==> inputs of run K <==
// axi_dma_controller
module axi_dma_controller #(
    parameter int ADDR_WD = 32,
    parameter int DATA_WD = 32,
    parameter int CHANNEL_COUNT = 8,  
    parameter int MAX_BURST_LEN = 16,  
    localparam int STRB_WD = DATA_WD / 8
) (
    input wire                    clk,
    input wire                    rst,
    input wire                    cmd_valid,
    input wire [ADDR_WD-1:0]      cmd_src_addr,
    input wire [ADDR_WD-1:0]      cmd_dst_addr,
    input wire [1:0]              cmd_burst,
    input wire [ADDR_WD-1:0]      cmd_len,
    input wire [2:0]              cmd_size,
    output wire                   cmd_ready,
    output wire                   M_AXI_ARVALID,
    output wire [ADDR_WD-1:0]     M_AXI_ARADDR,
    output wire [7:0]             M_AXI_ARLEN,
    output wire [2:0]             M_AXI_ARSIZE,
    output wire [1:0]             M_AXI_ARBURST,
    input wire                    M_AXI_ARREADY,
    input wire                    M_AXI_RVALID,
    input wire [DATA_WD-1:0]      M_AXI_RDATA,
    input wire [1:0]              M_AXI_RRESP,
    input wire                    M_AXI_RLAST,
    output wire                   M_AXI_RREADY,
    output wire                   M_AXI_AWVALID,
    output wire [ADDR_WD-1:0]     M_AXI_AWADDR,
    output wire [7:0]             M_AXI_AWLEN,
    output wire [2:0]             M_AXI_AWSIZE,
    output wire [1:0]             M_AXI_AWBURST,
    input wire                    M_AXI_AWREADY,
    output wire                   M_AXI_WVALID,
    output wire [DATA_WD-1:0]     M_AXI_WDATA,
    output wire [STRB_WD-1:0]     M_AXI_WSTRB,
    output wire                   M_AXI_WLAST,
    input wire                    M_AXI_WREADY,
    input wire                    M_AXI_BVALID,
    input wire [1:0]              M_AXI_BRESP,
    output wire                   M_AXI_BREADY
);
==> flow/config.mk <==
export PLATFORM = sky130hd
export DESIGN_NAME = axi_dma_controller
export DESIGN_NICKNAME = axi_dma_controller
export VERILOG_FILES = /design/flow/design.v
export SDC_FILE = /design/flow/constraint.sdc
export NUM_CORES = 4
export LEC_CHECK = 0
export CAP_MARGIN = 20
export CORE_ASPECT_RATIO = 0.71
export CORE_MARGIN = 2
export CORE_UTILIZATION = 72
export CTS_CLUSTER_SIZE = 41
export GPL_ROUTABILITY_DRIVEN = 1
export GPL_TIMING_DRIVEN = 1
export MAX_ROUTING_LAYER = met5
export PLACE_DENSITY_LB_ADDON = 0.0
export SETUP_SLACK_MARGIN = 1.89
export SLEW_MARGIN = 10
export TNS_END_PERCENT = 5
==> flow/constraint.sdc <==
create_clock -name core_clock -period 6.42 [get_ports {clk}]
set_input_delay 1.2840 -clock core_clock [delete_from_list [all_inputs] [get_ports {clk}]]
set_output_delay 1.2840 -clock core_clock [all_outputs]
set_load 0.01 [all_outputs]
run.sh (not shown) runs the stock make flow with config.mk's settings and CLKGATE_MAP_FILE=.
==> run R: changes against run K <==
==> flow/config.mk (replaced) <==
export PLATFORM = sky130hd
export DESIGN_NAME = axi_dma_controller
export DESIGN_NICKNAME = axi_dma_controller
export VERILOG_FILES = /design/flow/design.v
export SDC_FILE = /design/flow/constraint.sdc
export NUM_CORES = 4
export LEC_CHECK = 0
export CAP_MARGIN = 20
export CORE_MARGIN = 2
export CORE_UTILIZATION = 58
export SLEW_MARGIN = 20
==> flow/constraint.sdc (replaced) <==
create_clock -name core_clock -period 6.48 [get_ports {clk}]
set_input_delay 1.2960 -clock core_clock [delete_from_list [all_inputs] [get_ports {clk}]]
set_output_delay 1.2960 -clock core_clock [all_outputs]
set_load 0.01 [all_outputs]
==> run H: changes against run K <==
--- a/flow/config.mk
+++ b/flow/config.mk
@@ -10,4 +10,4 @@
 export CORE_MARGIN = 2
-export CORE_UTILIZATION = 72
-export CTS_CLUSTER_SIZE = 41
+export CORE_UTILIZATION = 66
+export CTS_CLUSTER_SIZE = 47
 export GPL_ROUTABILITY_DRIVEN = 1
@@ -15,4 +15,4 @@
 export MAX_ROUTING_LAYER = met5
-export PLACE_DENSITY_LB_ADDON = 0.0
-export SETUP_SLACK_MARGIN = 1.89
+export PLACE_DENSITY = 0.41
+export SETUP_SLACK_MARGIN = 1.08
 export SLEW_MARGIN = 10
==> flow/constraint.sdc (replaced) <==
create_clock -name core_clock -period 4.13 [get_ports {clk}]
set_input_delay 0.8260 -clock core_clock [delete_from_list [all_inputs] [get_ports {clk}]]
set_output_delay 0.8260 -clock core_clock [all_outputs]
set_load 0.01 [all_outputs]
==> results <==
- Sequential cell count is the same in run H and run R.
- Between run H and run R, the lower design area is in run R (gap 0.41%, measured against run R).
- Die area: run K < run H < run R.
- Between run H and run R, the lower combinational power is in run R (gap 75%, measured against run R).
- Run H ran to the end with violations: setup timing. Run R ran to the end with violations: setup timing. Run K died in global routing (5_1_grt).
- In run R the clock power is smaller than in run H, by 31%.
- Of run R and run H, run H has the higher total power (gap about 40%, measured against run H).
- Core utilization: run H is higher than run R (10 points).
- Of run R and run H, run R has the higher clock skew (gap 24 ps).
- Of run H and run R, run R has the higher cell count (gap about 0.7%, measured against run R).
==> figures <==
Number of nets at the end of the flow: run R 8003; run H 8159; run K -
Critical path endpoint category: run R primary output; run H flip-flop; run K -
Clock-cell share of area: run R 5.854%; run H 5.017%; run K -
Cell repeated most along the worst path: run R sky130_fd_sc_hd__a21oi_2; run H sky130_fd_sc_hd__buf_4; run K -
Fraction of standard cell area in multi-input logic: run R 30.73%; run H 30.72%; run K -
Fin cells: run R 9852; run H 9786; run K -
Top routing layer used: run R met5; run H met5; run K -
Post-DRT Antenna Nets: run R 0; run H 0; run K -
Outcome: run R failed layout checks; run H failed layout checks; run K aborted with a tool error
Stage where the flow stopped: run R -; run H -; run K global routing (5_1_grt)
Layout check failures: run R setup timing; run H setup timing; run K -
Logic area: run R 35900 µm²; run H 36020 µm²; run K -
Final WL: run R 267.8 mm; run H 316.6 mm; run K -
Leakage component of the power: run R 43.67 nW; run H 44.17 nW; run K -
Sw power: run R 27.84 mW; run H 48.16 mW; run K -
Clock group: run R 11.9 mW; run H 17.2 mW; run K -
Post-detailed-placement half-perimeter wirelength: run R 166.1 mm; run H 184.1 mm; run K 201.6 mm
Largest voltage drop on the vdd net: run R 2100 µV; run H 1652 µV; run K -
Starting DRT DRC Count: run R 7790; run H 12290; run K -
Post-CTS setup-driven buffer insertion count: run R 159; run H 56; run K 72
Number of logged tool warnings: run R 58; run H 52; run K -


==> inputs of run B <==
Starting RTL as in the previous note.
make LEC_CHECK=0 CAP_MARGIN=0 CORE_ASPECT_RATIO=0.71 CORE_MARGIN=2 CORE_UTILIZATION=72 CTS_CLUSTER_DIAMETER=363 CTS_CLUSTER_SIZE=47 GPL_ROUTABILITY_DRIVEN=1 GPL_TIMING_DRIVEN=1 MAX_ROUTING_LAYER=met5 PLACE_DENSITY_LB_ADDON=0.0 SETUP_SLACK_MARGIN=1.16 SLEW_MARGIN=20 TNS_END_PERCENT=100 finish   # period 3.92 ns
==> run C: changes against run B <==
==> flow/config.mk (replaced) <==
export PLATFORM = sky130hd
export DESIGN_NAME = axi_dma_controller
export DESIGN_NICKNAME = axi_dma_controller
export VERILOG_FILES = /design/flow/design.v
export SDC_FILE = /design/flow/constraint.sdc
export NUM_CORES = 4
export LEC_CHECK = 0
export CAP_MARGIN = 20
export CORE_ASPECT_RATIO = 0.71
export CORE_MARGIN = 2
export CORE_UTILIZATION = 67
export CTS_CLUSTER_SIZE = 41
export GPL_ROUTABILITY_DRIVEN = 1
export GPL_TIMING_DRIVEN = 1
export MAX_ROUTING_LAYER = met5
export PLACE_DENSITY_LB_ADDON = 0.0
export SETUP_SLACK_MARGIN = 1.89
export SLEW_MARGIN = 10
export TNS_END_PERCENT = 5
==> flow/constraint.sdc (replaced) <==
create_clock -name core_clock -period 6.42 [get_ports {clk}]
set_input_delay 1.2840 -clock core_clock [delete_from_list [all_inputs] [get_ports {clk}]]
set_output_delay 1.2840 -clock core_clock [all_outputs]
set_load 0.01 [all_outputs]
==> run Y: changes against run B <==
==> flow/config.mk (replaced) <==
export PLATFORM = sky130hd
export DESIGN_NAME = axi_dma_controller
export DESIGN_NICKNAME = axi_dma_controller
export VERILOG_FILES = /design/flow/design.v
export SDC_FILE = /design/flow/constraint.sdc
export NUM_CORES = 4
export LEC_CHECK = 0
export CAP_MARGIN = 20
export CORE_ASPECT_RATIO = 0.71
export CORE_MARGIN = 2
export CORE_UTILIZATION = 64
export CTS_CLUSTER_SIZE = 57
export GPL_ROUTABILITY_DRIVEN = 1
export GPL_TIMING_DRIVEN = 1
export MAX_ROUTING_LAYER = met5
export PLACE_DENSITY_LB_ADDON = 0.01
export SETUP_SLACK_MARGIN = 1.84
export SLEW_MARGIN = 10
export TNS_END_PERCENT = 5
==> flow/constraint.sdc (replaced) <==
create_clock -name core_clock -period 6.42 [get_ports {clk}]
set_input_delay 1.2840 -clock core_clock [delete_from_list [all_inputs] [get_ports {clk}]]
set_output_delay 1.2840 -clock core_clock [all_outputs]
set_load 0.01 [all_outputs]
==> run notes <==
Update from the flow run.

The flow ran to the end, but the layout failed its checks. In this run the layout check failures are setup timing. The placed instance area is 105000 um^2. The final weighted congestion recorded by global placement is 0.935. For this run, the final setup violation count is recorded as 243. The final timing report gives a worst setup slack of -3.81 ns.

The global route stage reports its total congestion overflow as 0.
The numbers above come from run Y.

==> run notes <==
Update from the flow run.

The post-synth count of flops with an enable pin is 1624. The final timing report counts setup violations totalling 243. The run finished, with violations left. The total overflow left after global routing is 0. The violated checks flagged are setup timing.

The cell with the most instances on the worst path is sky130_fd_sc_hd__a21oi_2. Setup slack on the critical path of the routed design comes to -3.96 ns. The floorplan core density is 67.4%. Looking at the VDD voltage map, the peak drop is 0.885 mV.
The numbers above come from run C.

==> run notes <==
Implementation results.

The run stopped with a tool error. The step where the flow halted is 5_1_grt. The first error in the log reads "[ERROR GRT-0232] Routing congestion too high. Check the congestion heatmap in the GUI". The placed instance area is 108000 um^2. The routability-driven placement congestion ratio is 0.969.

The biggest area consumer among synthesized cells is sky130_fd_sc_hd__edfxtp_1. The overall overflow remaining after global route is 61.
The numbers above come from run B.

Power and IR drop assume default switching activity.
